## gca_dlnv
module gca_dlnv(
    input [31:0]    coord0,
    input [31:0]    coord1,
    input           ld,
    input           step,
    input           CLK,
    output          FC,
    output [20:0]   ADDR
);
Size in the first run: roughly 1700 cells after synthesis, roughly 81 flip-flops, roughly 89 I/O pins.
make LEC_CHECK=0 ABC_AREA=1 CAP_MARGIN=0 CELL_PAD_IN_SITES_GLOBAL_PLACEMENT=1 CORE_ASPECT_RATIO=1.92 CORE_MARGIN=8 CORE_UTILIZATION=40 CTS_CLUSTER_DIAMETER=204 CTS_CLUSTER_SIZE=49 GPL_ROUTABILITY_DRIVEN=0 GPL_TIMING_DRIVEN=0 MAX_ROUTING_LAYER=met4 MIN_ROUTING_LAYER=met2 SETUP_SLACK_MARGIN=0.29 SLEW_MARGIN=15 finish   # period 4.79 ns
run.sh (not shown) runs the stock make flow with config.mk's settings and CLKGATE_MAP_FILE=.
The first run passed the timing, design-rule and antenna checks.
Change:
Settings changed: ABC_AREA 1 to unset, CAP_MARGIN 0 to 20, CELL_PAD_IN_SITES_GLOBAL_PLACEMENT 1 to unset, CORE_ASPECT_RATIO 1.92 to unset, CORE_MARGIN 8 to 7, CTS_CLUSTER_DIAMETER 204 to unset, CTS_CLUSTER_SIZE 49 to unset, GPL_ROUTABILITY_DRIVEN 0 to unset, GPL_TIMING_DRIVEN 0 to unset, HOLD_SLACK_MARGIN set to 0.06, PLACE_DENSITY_LB_ADDON set to 0.25, SETUP_SLACK_MARGIN 0.29 to unset, SLEW_MARGIN 15 to 10, TNS_END_PERCENT set to 80.
Clock period 4.79 ns to 6.99 ns, I/O delays scaled along.
Outcome: This time the run ran to the end with violations: DRC; routed wire length falls by 32%; setup slack improved by 650 ps; global-route usage goes down by 11 points; count of clock-buffer cells in the layout is unchanged; design area is lower by 8.9%; core utilization shrinks by 0.49 points; worst hold slack improved by 22 ps; flip-flop count stays the same.
Change:
Settings changed: CORE_MARGIN 7 to 5, CTS_CLUSTER_SIZE set to 49, GPL_TIMING_DRIVEN set to 0, HOLD_SLACK_MARGIN 0.06 to unset, MAX_ROUTING_LAYER met4 to unset, MIN_ROUTING_LAYER met2 to unset, PLACE_DENSITY_LB_ADDON 0.25 to unset, SETUP_SLACK_MARGIN set to 1.18, SLEW_MARGIN 10 to 20, TNS_END_PERCENT 80 to unset.
Clock period 6.99 ns to 4.79 ns, I/O delays scaled along.
Now the flow produced a clean layout.
Final area went up by 12%.
Via count went down by 25%.
Worst setup slack gets worse by 340 ps.
Non-clock buffer count went up by 117.
Utilization went up by 5.2 points.
Wire length went up by 6.1%.
Change:
Settings changed: CORE_MARGIN 5 to 2, CORE_UTILIZATION 40 to 51, CTS_CLUSTER_SIZE 49 to unset, GPL_TIMING_DRIVEN 0 to unset, SETUP_SLACK_MARGIN 1.18 to unset.
Clock period 4.79 ns to 4.06 ns, I/O delays scaled along.
Synthesized area is unchanged.
Utilization rose by 8.7 points.
Global-route usage rises by 5.4 points.
Non-clock buffer count came out lower by 51.
Change:
Settings changed: CORE_UTILIZATION 51 to 11.
Clock period 4.06 ns to 5.19 ns, I/O delays scaled along.
Worst setup slack is better by 260 ps. Design area grows by 6.7%. Non-clock buffer count shrinks by 49.
Change:
Settings changed: CAP_MARGIN 20 to 15, CORE_UTILIZATION 11 to 72, SETUP_SLACK_MARGIN set to -0.27.
Clock period 5.19 ns to 3.9 ns, I/O delays scaled along.
Effect:
- The new run ran to the end with violations: setup timing
- clock skew went down by 4.5 ps
- sequential cell count stays the same
- final area went down by 7.5%
- worst setup slack is worse by 600 ps
- via count went up by about 9%
- core utilization went up by 71 points

## run A
gca_dlnv again, from the RTL that the note above started with.
Settings: LEC_CHECK=0, CAP_MARGIN=30, CORE_MARGIN=2, CORE_UTILIZATION=72, CTS_CLUSTER_DIAMETER=32, CTS_CLUSTER_SIZE=80, PLACE_DENSITY_LB_ADDON=0.04, SETUP_SLACK_MARGIN=0.53, SLEW_MARGIN=20; clock period 4.13 ns.
The following lists how run B was set up differently from run A:
Settings: TNS_END_PERCENT now 40, previously not set; HOLD_SLACK_MARGIN now -0.1, previously not set; CTS_CLUSTER_SIZE no longer set, was 80; SETUP_SLACK_MARGIN no longer set, was 0.53; PLACE_DENSITY_LB_ADDON no longer set, was 0.04; CTS_CLUSTER_DIAMETER now 41, was 32; CAP_MARGIN now 20, was 30; the clock period (ns, I/O delays scaled along) now 3.78, was 4.13.
==> results <==
Run B finished every stage; the final checks, however, were not passed, the failures being negative setup slack. From run A to run B the numbers moved as follows: final critical-path share of the clock period has increased, multi-input logic portion of the cell area shows a reduction of 1.3 points. On utilization, the lower figure sits with run A, not run B. [run B] count of placed standard cells in the final layout, fillers left out rose 24 relative to run A. Delta (run B minus run A): fraction of area in clock buffers and inverters held; synthesized cell count held; routed wire length went up 480 um.
Here is what was changed in the inputs of run C compared with run B.
Settings: HOLD_SLACK_MARGIN no longer set, was -0.1; CORE_UTILIZATION now 66, was 72; SETUP_SLACK_MARGIN now 1.0, previously not set; TNS_END_PERCENT no longer set, was 40; CTS_CLUSTER_DIAMETER no longer set, was 41; the clock period (ns, I/O delays scaled along) now 3.9, was 3.78.
Results
[run B] flow finished | final checks: failed | reasons: negative setup slack
Run C finished all stages; layout check result: FAIL, due to negative setup slack.
Per the comparison of run C with run B, first-pass GRT wire length +about 8%, post-CTS setup repair buffer count +61.
From run C to run B, post-synthesis area per instance did not move at all.
On count of plain and timing-repair buffers: run C sits above run B.
The top layer used by detailed routing comes out met5 in one run and met4 in the other, namely in run C and run B respectively.
#### Input delta (run D over run C)
Settings: SETUP_SLACK_MARGIN removed (was 1.0); CORE_UTILIZATION changed from 66 to 58; the clock period (ns, I/O delays scaled along) changed from 3.9 to 2.53.
Run status, run D: aborted in 5_1_grt, error GRT-0232. Lower cell total after placement goes to run C over run D. Changes observed in run D relative to run C: CTS buffer count shows no meaningful change, die size increased about 13%, final weighted congestion in routability-driven placement now larger. Run D vs run C — count of buffers added by post-CTS timing repair for setup dropped by more than 10%. Run C has a lower count of cells resized by post-cts repair than run D. Number of rows created at floorplan (run D vs. run C) increases by a few percent. Core region area on run D is up relative to run C. Run D: area after detailed placement is about 20% higher than what run C reported.
### run D -> run E
Settings: a change of CORE_UTILIZATION from 58 to 39; a change of the clock period (ns, I/O delays scaled along) from 2.53 to 4.56.
Results
Sequential share of the synthesized area came out exactly the same in run D and run E.
Taking run D as the reference, in run E die height went up about 21%; die size up 47%; number of gates given a new drive strength after cts has decreased.
Run E gives less global placement routability congestion than run D did.
Run E | stages: all done | timing, DRC, antenna: all pass
